==> flow/design.v (excerpt) <==
module labyrinth_car
(
	input  		 clk	,
	input  		 rst	,	 
	input  		 echoR,
	input  		 echoL,
	input  		 echoM,
	output 		 trigR,	 
	output 		 trigL,
	output 		 trigM,
	output 		 Tx	,
	output [3:0] motors_PWM,
	output 		 led,
	output 		 buzzer
);
Size: ~2900 cells after synthesis, roughly 15 I/O pins, roughly 0.021 mm2 of cells after synthesis.
Settings: LEC_CHECK=0, ABC_AREA=1, CAP_MARGIN=0, CORE_ASPECT_RATIO=0.85, CORE_MARGIN=2, CORE_UTILIZATION=72, CTS_CLUSTER_DIAMETER=143, GPL_ROUTABILITY_DRIVEN=0, PLACE_DENSITY=0.37, SLEW_MARGIN=20; clock period 3.79 ns.
run.sh (not shown) runs the stock make flow with config.mk's settings and CLKGATE_MAP_FILE=.
The starting point reached the layout checks and failed them: negative setup slack.
Next try:
Settings changed: ABC_AREA 1 to not set, CAP_MARGIN 0 to 20, CORE_ASPECT_RATIO 0.85 to not set, CTS_CLUSTER_DIAMETER 143 to not set, GPL_ROUTABILITY_DRIVEN 0 to not set, PLACE_DENSITY 0.37 to not set.
Clock period 3.79 ns to 8.07 ns, I/O delays scaled along.
Now the flow ran to the end with no violations. Core utilization came out lower by 3.7 points. Critical path depth came out lower by 1. Non-clock buffer count came out lower by 97. Clock power came out lower by 56%. Final cell count came out lower by 16%.
Next try:
Settings changed: PLACE_DENSITY set to 0.92.
Clock period 8.07 ns to 8.06 ns, I/O delays scaled along.
Effect: Area after synthesis is unchanged. Setup slack got worse by 0.093 ns. Utilization is higher by 0.40 points. Critical path depth is unchanged. Power is higher by a few percent. First-iteration DRC count is higher by a quarter to a third. Worst hold slack hardly moves. Count of clock-buffer cells in the layout is lower by 2. Cell area is higher slightly.
Next try:
Settings changed: ABC_AREA set to 1, CTS_CLUSTER_DIAMETER set to 143, GPL_ROUTABILITY_DRIVEN set to 0, PLACE_DENSITY 0.92 to not set.
Clock period 8.06 ns to 3.79 ns, I/O delays scaled along.
Outcome: With this change the flow completed and failed the layout checks on negative setup slack. Core utilization is higher by 3.6 points. Non-clock buffer count increases by 90. Total power increases by 100%. Final area went up by 5.1%. Die area rises by 0.69%. Sequential power grows by 110%. Count of clock-buffer cells in the layout shrinks by 7.


main:
labyrinth_car again, from the RTL that the note above started with.
// labyrinth_car
module labyrinth_car
(
	input  		 clk	,
	input  		 rst	,	 
	input  		 echoR,
	input  		 echoL,
	input  		 echoM,
	output 		 trigR,	 
	output 		 trigL,
	output 		 trigM,
	output 		 Tx	,
	output [3:0] motors_PWM,
	output 		 led,
	output 		 buzzer
);
==> flow/config.mk <==
export PLATFORM = sky130hd
export DESIGN_NAME = labyrinth_car
export DESIGN_NICKNAME = labyrinth_car
export VERILOG_FILES = /design/flow/design.v
export SDC_FILE = /design/flow/constraint.sdc
export NUM_CORES = 4
export LEC_CHECK = 0
export CAP_MARGIN = 20
export CORE_MARGIN = 2
export CORE_UTILIZATION = 70
export CTS_CLUSTER_SIZE = 32
export SETUP_SLACK_MARGIN = 1.95
export SLEW_MARGIN = 20
==> flow/constraint.sdc <==
create_clock -name core_clock -period 6.74 [get_ports {clk}]
set_input_delay 1.3480 -clock core_clock [delete_from_list [all_inputs] [get_ports {clk}]]
set_output_delay 1.3480 -clock core_clock [all_outputs]
set_load 0.01 [all_outputs]
[inputs] the feature branch vs main
Settings: a change of CTS_CLUSTER_SIZE from 32 to 93; an added ABC_AREA of 1; a deleted SETUP_SLACK_MARGIN that had been 1.95; a change of the clock period (ns, I/O delays scaled along) from 6.74 to 6.05.
Findings:
Diff the feature branch..main | proportion of cell area occupied by registers | negligible
In the tables for main and the feature branch, headroom to the max-slew limit reads higher with the feature branch.
Min power across main and the feature branch: main
AK.duty[15]$_SDFFE_PP0P_ as the worst setup path startpoint was reported by main, and AK.duty[11]$_SDFFE_PP0P_ by the feature branch.
Die area (the feature branch over main): increase, 0.69%
[diff] wire length, the feature branch relative to main: regression
Layout overhead on the synthesized area in the feature branch vs main: down 0.79 points
Going from main to the feature branch, the cell internal power dissipation was found to have gone up by about 14%.


Starting RTL as in the previous note.
make LEC_CHECK=0 ABC_AREA=1 CAP_MARGIN=25 CELL_PAD_IN_SITES_DETAIL_PLACEMENT=1 CELL_PAD_IN_SITES_GLOBAL_PLACEMENT=2 CORE_ASPECT_RATIO=0.87 CORE_MARGIN=7 CORE_UTILIZATION=40 GPL_ROUTABILITY_DRIVEN=0 GPL_TIMING_DRIVEN=0 PLACE_DENSITY_LB_ADDON=0.25 SLEW_MARGIN=20 finish   # period 10.0 ns
Rerun with:
--- a/flow/config.mk
+++ b/flow/config.mk
@@ -9,2 +9,2 @@
-export CAP_MARGIN = 25
-export CELL_PAD_IN_SITES_DETAIL_PLACEMENT = 1
+export CAP_MARGIN = 35
+export CELL_PAD_IN_SITES_DETAIL_PLACEMENT = 2
@@ -12 +12 @@
-export CORE_ASPECT_RATIO = 0.87
+export CORE_ASPECT_RATIO = 1.63
@@ -14,2 +14,2 @@
-export CORE_UTILIZATION = 40
-export GPL_ROUTABILITY_DRIVEN = 0
+export CORE_UTILIZATION = 50
+export GPL_ROUTABILITY_DRIVEN = 1
After rerunning:
- With this change the flow stopped in global placement without I/O (3_1_place_gp_skip_io) with FLW-0024
- die size falls by about 19%
- area after synthesis stays the same
- synthesized cell count is unchanged
Rerun with:
==> flow/config.mk (replaced) <==
export PLATFORM = sky130hd
export DESIGN_NAME = labyrinth_car
export DESIGN_NICKNAME = labyrinth_car
export VERILOG_FILES = /design/flow/design.v
export SDC_FILE = /design/flow/constraint.sdc
export NUM_CORES = 4
export LEC_CHECK = 0
export CAP_MARGIN = 20
export CORE_MARGIN = 2
export CORE_UTILIZATION = 72
export SLEW_MARGIN = 20
==> flow/constraint.sdc (replaced) <==
create_clock -name core_clock -period 5.16 [get_ports {clk}]
set_input_delay 1.0320 -clock core_clock [delete_from_list [all_inputs] [get_ports {clk}]]
set_output_delay 1.0320 -clock core_clock [all_outputs]
set_load 0.01 [all_outputs]
Result: The new run went through all stages and came out clean. Synthesized area decreases by about 0.7%. Die area fell by about 37%. Synthesized cell count falls by 14%.
Rerun with:
--- a/flow/config.mk
+++ b/flow/config.mk
@@ -10 +10 @@
-export CORE_UTILIZATION = 72
+export CORE_UTILIZATION = 55
==> flow/constraint.sdc (replaced) <==
create_clock -name core_clock -period 5.06 [get_ports {clk}]
set_input_delay 1.0120 -clock core_clock [delete_from_list [all_inputs] [get_ports {clk}]]
set_output_delay 1.0120 -clock core_clock [all_outputs]
set_load 0.01 [all_outputs]
Via count falls by 3.2%.
Total power falls by 2.3%.
Synthesized area does not change.
Worst setup slack improves by 0.0092 ns.
Fmax rises by 2.3%.


labyrinth_car again, from the RTL that the note above started with.
make LEC_CHECK=0 ABC_AREA=1 CAP_MARGIN=0 CORE_ASPECT_RATIO=0.9 CORE_MARGIN=2 CORE_UTILIZATION=72 CTS_CLUSTER_DIAMETER=202 GPL_ROUTABILITY_DRIVEN=0 PLACE_DENSITY=0.37 SETUP_SLACK_MARGIN=0.63 SLEW_MARGIN=20 finish   # period 3.78 ns
The first run reached the layout checks and failed them: setup timing.
Next try:
--- a/flow/config.mk
+++ b/flow/config.mk
@@ -7,5 +7,5 @@
 export LEC_CHECK = 0
 export ABC_AREA = 1
-export CAP_MARGIN = 0
+export CAP_MARGIN = 20
 export CORE_ASPECT_RATIO = 0.9
 export CORE_MARGIN = 2
@@ -13,5 +13,5 @@
 export CTS_CLUSTER_DIAMETER = 202
 export GPL_ROUTABILITY_DRIVEN = 0
-export PLACE_DENSITY = 0.37
-export SETUP_SLACK_MARGIN = 0.63
+export PLACE_DENSITY_LB_ADDON = 0.03
+export SETUP_SLACK_MARGIN = -0.35
 export SLEW_MARGIN = 20
==> flow/constraint.sdc (replaced) <==
create_clock -name core_clock -period 3.6 [get_ports {clk}]
set_input_delay 0.7200 -clock core_clock [delete_from_list [all_inputs] [get_ports {clk}]]
set_output_delay 0.7200 -clock core_clock [all_outputs]
set_load 0.01 [all_outputs]
- The new run completed and failed the layout checks on setup timing
- register-to-register slack loses 0.15 ns
- via count rises by 0.40%
- synthesized area does not change
- setup slack loses 0.15 ns
Next try:
--- a/flow/config.mk
+++ b/flow/config.mk
@@ -13,5 +13,5 @@
 export CTS_CLUSTER_DIAMETER = 202
 export GPL_ROUTABILITY_DRIVEN = 0
-export PLACE_DENSITY_LB_ADDON = 0.03
-export SETUP_SLACK_MARGIN = -0.35
+export PLACE_DENSITY_LB_ADDON = 0.14
+export SETUP_SLACK_MARGIN = 0.63
 export SLEW_MARGIN = 20
==> flow/constraint.sdc (replaced) <==
create_clock -name core_clock -period 3.78 [get_ports {clk}]
set_input_delay 0.7560 -clock core_clock [delete_from_list [all_inputs] [get_ports {clk}]]
set_output_delay 0.7560 -clock core_clock [all_outputs]
set_load 0.01 [all_outputs]
The new run reached the layout checks and failed them: setup timing.
Area after synthesis is unchanged.
Die area does not change.
Total power goes down by 5.3%.
Setup slack gets better by 0.16 ns.
Utilization goes down by 0.51 points.
Clock power goes down by 5.8%.
Count of clock-buffer cells in the layout goes up by 2.
Next try:
==> flow/config.mk (replaced) <==
export PLATFORM = sky130hd
export DESIGN_NAME = labyrinth_car
export DESIGN_NICKNAME = labyrinth_car
export VERILOG_FILES = /design/flow/design.v
export SDC_FILE = /design/flow/constraint.sdc
export NUM_CORES = 4
export LEC_CHECK = 0
export CAP_MARGIN = 20
export CORE_MARGIN = 2
export CORE_UTILIZATION = 72
export SETUP_SLACK_MARGIN = 0.64
export SLEW_MARGIN = 20
==> flow/constraint.sdc (replaced) <==
create_clock -name core_clock -period 4.46 [get_ports {clk}]
set_input_delay 0.8920 -clock core_clock [delete_from_list [all_inputs] [get_ports {clk}]]
set_output_delay 0.8920 -clock core_clock [all_outputs]
set_load 0.01 [all_outputs]
After rerunning:
- The new run finished with setup timing left
- register-to-register slack improved by 0.39 ns
- final cell count went down by 14%
- design area went down by 2.1%
- wire length went down by 7.6%
- via count went down by 10%
- power went down by 12%
- synthesized cell count went down by 14%
- core utilization went down by 1.3 points
- die area went down by 0.70%
Power figures rest on the tool's default switching activity, not on a simulated workload.
